Setup of main:
## Cfu
module Cfu (
  input               cmd_valid,
  output              cmd_ready,
  input      [9:0]    cmd_payload_function_id,
  input      [31:0]   cmd_payload_inputs_0,
  input      [31:0]   cmd_payload_inputs_1,
  output reg          rsp_valid,
  input               rsp_ready,
  output reg [31:0]   rsp_payload_outputs_0,
  input               reset,
  input               clk
);
export LEC_CHECK = 0
export CAP_MARGIN = 20
export CORE_MARGIN = 2
export CORE_UTILIZATION = 40
export HOLD_SLACK_MARGIN = 0.29
export SLEW_MARGIN = 20
export TNS_END_PERCENT = 20
create_clock -name core_clock -period 13.5 [get_ports {clk}]
run.sh (not shown) runs the stock make flow with config.mk's settings and CLKGATE_MAP_FILE=.
main finished every stage and its layout cleared the timing, DRC and antenna checks.
diff inputs: main => the feature branch
--- a/flow/config.mk
+++ b/flow/config.mk
@@ -8,6 +8,10 @@
 export CAP_MARGIN = 20
+export CORE_ASPECT_RATIO = 1.77
 export CORE_MARGIN = 2
-export CORE_UTILIZATION = 40
-export HOLD_SLACK_MARGIN = 0.29
+export CORE_UTILIZATION = 69
+export CTS_CLUSTER_DIAMETER = 108
+export CTS_CLUSTER_SIZE = 15
+export MAX_ROUTING_LAYER = met4
+export SETUP_SLACK_MARGIN = -1.25
 export SLEW_MARGIN = 20
-export TNS_END_PERCENT = 20
+export TNS_END_PERCENT = 5
Findings:
Compared with main, the feature branch instantiates a smaller number of cells. The feature branch ends up with a via count of the routed design that is 1,356 higher than in main. Sort the feature branch and main by cell area reported after detailed placement asc -> top: the feature branch. The feature branch vs main: routed wire length up in the feature branch. Compared with main, the feature branch shows final standard cell area without fillers lower by 1000 um2. Compared the feature branch against main; final-layout clock-cell area share within noise. Relative to main, the feature branch improves headroom to the max-slew limit. Looking at die area across the feature branch and main, the one that comes out higher is main. The feature branch and main ended up with nearly the same fraction of synthesized area in multiplexers. The feature branch vs main: maximum number of pins on one net before global-route repair down in the feature branch. Horizontal die dimension: lower on the feature branch. The feature branch finished every stage; the final checks, however, were not passed, the failures being negative setup slack.

== pepper ==
The RTL this note starts from:
==> flow/design.v <==
module PE (
	in_a,
	in_b,
	out_c
);
input	[15:0] in_a;  
input	[15:0] in_b;  
output	[9:0] out_c;
wire    [7:0] psum_l0[3:0];  
wire    [8:0] psum_l1[1:0];
assign psum_l0[0] = in_a[ 3: 0] * in_b[ 3: 0];   
assign psum_l0[1] = in_a[ 7: 4] * in_b[ 7: 4];
assign psum_l0[2] = in_a[11: 8] * in_b[11: 8];
assign psum_l0[3] = in_a[15:12] * in_b[15:12];
assign psum_l1[0] = psum_l0[0] + psum_l0[1];     
assign psum_l1[1] = psum_l0[2] + psum_l0[3];
assign out_c = psum_l1[0] + psum_l1[1];          
endmodule
module Bitblade (
	mode,
	in_a,
	in_b,
    out_c
);
input	mode;
input   [63:0] in_a;
input   [63:0] in_b;
output  [17:0] out_c;
wire    [15:0] pe_in_a[3:0];
wire    [15:0] pe_in_b[3:0];
wire    [ 9:0] pe_out_c[3:0];
wire	[31:0] aw, ax, ay, az;
wire	[31:0] bw, bx, by, bz;
assign aw = {in_a[60+4-1:60], in_a[52+4-1:52], in_a[44+4-1:44], in_a[36+4-1:36]};
assign ax = {in_a[56+4-1:56], in_a[48+4-1:48], in_a[40+4-1:40], in_a[32+4-1:32]};
assign ay = {in_a[28+4-1:28], in_a[20+4-1:20], in_a[12+4-1:12], in_a[ 4+4-1: 4]};
assign az = {in_a[24+4-1:24], in_a[16+4-1:16], in_a[ 8+4-1: 8], in_a[ 0+4-1: 0]};
assign bw = {in_b[60+4-1:60], in_b[52+4-1:52], in_b[44+4-1:44], in_b[36+4-1:36]};
assign bx = {in_b[56+4-1:56], in_b[48+4-1:48], in_b[40+4-1:40], in_b[32+4-1:32]};
assign by = {in_b[28+4-1:28], in_b[20+4-1:20], in_b[12+4-1:12], in_b[ 4+4-1: 4]};
assign bz = {in_b[24+4-1:24], in_b[16+4-1:16], in_b[ 8+4-1: 8], in_b[ 0+4-1: 0]};
assign pe_in_a[0] = (mode) ? aw : ay;
assign pe_in_a[1] = (mode) ? ax : az;
assign pe_in_a[2] = ay;
assign pe_in_a[3] = az;
assign pe_in_b[0] = (mode) ? bw : by;
assign pe_in_b[1] = (mode) ? bx : by;
assign pe_in_b[2] = (mode) ? by : bz;
assign pe_in_b[3] = bz;
PE pe0( .in_a(pe_in_a[0]), .in_b(pe_in_b[0]), .out_c(pe_out_c[0]));
PE pe1( .in_a(pe_in_a[1]), .in_b(pe_in_b[1]), .out_c(pe_out_c[1]));
PE pe2( .in_a(pe_in_a[2]), .in_b(pe_in_b[2]), .out_c(pe_out_c[2]));
PE pe3( .in_a(pe_in_a[3]), .in_b(pe_in_b[3]), .out_c(pe_out_c[3]));
assign out_c = (pe_out_c[0] << (mode ? 0 : 8)) + (pe_out_c[1] << (mode ? 0 : 4)) + (pe_out_c[2] << (mode ? 0 : 4)) + (pe_out_c[3] << (mode ? 0 : 0));
endmodule
module Cfu (
  input               cmd_valid,
  output              cmd_ready,
  input      [9:0]    cmd_payload_function_id,
  input      [31:0]   cmd_payload_inputs_0,
  input      [31:0]   cmd_payload_inputs_1,
  output reg          rsp_valid,
  input               rsp_ready,
  output reg [31:0]   rsp_payload_outputs_0,
  input               reset,
  input               clk
);
wire  [2:0] opcode;
wire  is_setting_mode, is_resetting_acc, is_accumlating, is_loading_upper;
reg         mode;  
reg   [31:0] upper_bitblade_in_a;
reg   [31:0] upper_bitblade_in_b;
wire  [63:0] bitblade_in_a;
wire  [63:0] bitblade_in_b;
wire  [31:0] bitblade_out_c;
assign opcode = cmd_payload_function_id[2:0];
assign is_setting_mode =  (cmd_valid) && (opcode == 0);
assign is_resetting_acc = (cmd_valid) && (opcode == 1);
assign is_loading_upper = (cmd_valid) && (opcode == 2);
assign is_accumlating =   (cmd_valid) && (opcode == 3);
always @(posedge clk) begin
  if (reset)
    mode <= 0;  
  else if (is_setting_mode)
    mode <= cmd_payload_function_id[3];
end
assign cmd_ready = ~rsp_valid;
always @(posedge clk) begin
  if (reset)          rsp_valid <= 1'b0;
  else if (rsp_valid) rsp_valid <= ~rsp_ready;   
  else if (cmd_valid) rsp_valid <= 1'b1;         
end
always @(posedge clk) begin
  if (reset)
    rsp_payload_outputs_0 <= 32'b0;
  else if (is_resetting_acc)
    rsp_payload_outputs_0 <= 32'b0;
  else if (is_accumlating)
    rsp_payload_outputs_0 <= rsp_payload_outputs_0 + bitblade_out_c;
end
always @(posedge clk) begin
  if (reset)                  upper_bitblade_in_a <= 0;
  else if (is_loading_upper)  upper_bitblade_in_a <= cmd_payload_inputs_0;
end
always @(posedge clk) begin
  if (reset)                  upper_bitblade_in_b <= 0;
  else if (is_loading_upper)  upper_bitblade_in_b <= cmd_payload_inputs_1;
end
assign bitblade_in_a = {upper_bitblade_in_a, cmd_payload_inputs_0};
assign bitblade_in_b = {upper_bitblade_in_b, cmd_payload_inputs_1};
Bitblade bitblade(
  .mode(mode),
  .in_a(bitblade_in_a),
  .in_b(bitblade_in_b),
  .out_c(bitblade_out_c)
);
endmodule
export LEC_CHECK = 0
export CAP_MARGIN = 20
export CORE_MARGIN = 2
export CORE_UTILIZATION = 71
export CTS_CLUSTER_SIZE = 36
export SLEW_MARGIN = 20
create_clock -name core_clock -period 12.7 [get_ports {clk}]
Run status, pepper: aborted in global routing, error GRT-0232
What lagoon does differently from pepper at the input level:
- CTS_CLUSTER_SIZE no longer set, was 36
- CORE_UTILIZATION now 40, was 71
- the clock period (ns, I/O delays scaled along) now 13.5, was 12.7
## What came out
lagoon finished all stages; the layout is clean.
Die: lagoon bigger than pepper
lagoon vs pepper — total instance count after detailed placement climbed by a little under 10%
Cell area after placement on lagoon is down relative to pepper.
Chip height was lower in the run labelled pepper.
In the metrics for pepper and lagoon, the one carrying the higher floorplan utilization is pepper.
Between lagoon and pepper, it is lagoon whose standard cell core area is higher, by 80%.
Re number of I/O port buffers: no difference whatsoever between lagoon and pepper.
Diff pepper -> lagoon | global placer's final weighted congestion | decrease of 14%
Changes in violet relative to lagoon:
- SETUP_SLACK_MARGIN newly set to -0.9
- SLEW_MARGIN changed from 20 to 0
- HOLD_SLACK_MARGIN newly set to 0.28
[summary]
Run comparison: violet beginning of the critical path cmd_payload_inputs_1[21]; lagoon beginning of the critical path cmd_payload_inputs_1[11]
The lower final core utilization of lagoon and violet is in violet.
Diff lagoon -> violet: die area level, flip-flop count now sits at about the same level, sum of buffers and inverters on the critical path went up by 2.
Diff lagoon and violet: total of plain and repair buffers excluding clock buffers lower in violet
violet: flow complete, layout not clean; failing: setup timing
Worst-case reg-to-reg path depth, lagoon and violet: higher on lagoon
> inputs changed (violet -> fjord)
- CORE_UTILIZATION changed from 40 to 72
- PLACE_DENSITY_LB_ADDON newly set to 0.24
- SLEW_MARGIN changed from 0 to 20
- SETUP_SLACK_MARGIN removed (was -0.9)
- HOLD_SLACK_MARGIN removed (was 0.28)
Results
fjord: it failed with a tool error in global routing, so there are no final results. Reported for fjord and violet, multiplexer share of the synthesized area turned out identical to the last digit. Between fjord and violet, the number of buffers inserted by hold repair at cts does not differ in any meaningful way. Looking at post-place setup slack across both flows, fjord is the weaker of the two, with violet ahead. Diff fjord..violet | synthesized area | unchanged. The chip area in fjord sits 18000 sq um below the value recorded for violet.
Inputs modified between fjord and amber:
- setting CTS_CLUSTER_DIAMETER to 396 for the first time
- changing PLACE_DENSITY_LB_ADDON from 0.24 to 0.06
- changing CORE_UTILIZATION from 72 to 40
- setting SETUP_SLACK_MARGIN to -0.98 for the first time
==> results <==
On area enclosed by the die boundary, fjord beats amber. As far as synthesized net count goes, fjord and amber are indistinguishable; the numbers are identical. What the final checks of amber revealed, after a flow that finished every stage, was a layout that fails on setup timing. Relative to fjord, initial core utilization decreased by 33 points in amber. [amber] width of the die rose about 33% relative to fjord. Comparing amber against fjord, there is no change at all in number of cells in Yosys stat. Diff fjord -> amber: post-synthesis simple-gate area fraction essentially unchanged, post-CTS setup repair buffer count dropped 39.
> inputs changed (amber -> garnet)
- CTS_CLUSTER_DIAMETER: 396 -> unset
- CELL_PAD_IN_SITES_GLOBAL_PLACEMENT: unset -> 1
- MAX_ROUTING_LAYER: unset -> met4
- PLACE_DENSITY_LB_ADDON: 0.06 -> unset
- ABC_AREA: unset -> 1
- GPL_TIMING_DRIVEN: unset -> 0
- CAP_MARGIN: 20 -> 30
- TNS_END_PERCENT: unset -> 20
- SETUP_SLACK_MARGIN: -0.98 -> unset
- garnet completed every stage of the flow, and the final layout passed the timing, DRC and antenna checks.
- garnet reports a higher area after synthesis than amber does.
- Arrival time of data at the critical path endpoint sits lower in garnet than in amber.
- Share of cell area taken by multi-input logic gates: garnet > amber
- Number of buffers on the longest clock path: amber vs garnet identical
- Taking amber as the reference point, the post-CTS setup repair buffer count of garnet rises by 3.
- Global-route usage sits higher in garnet than in amber.
- Run comparison: amber cell type of the slowest stage on the worst timing path sky130_fd_sc_hd__fa_1; garnet cell type of the slowest stage on the worst timing path sky130_fd_sc_hd__clkdlybuf4s50_1
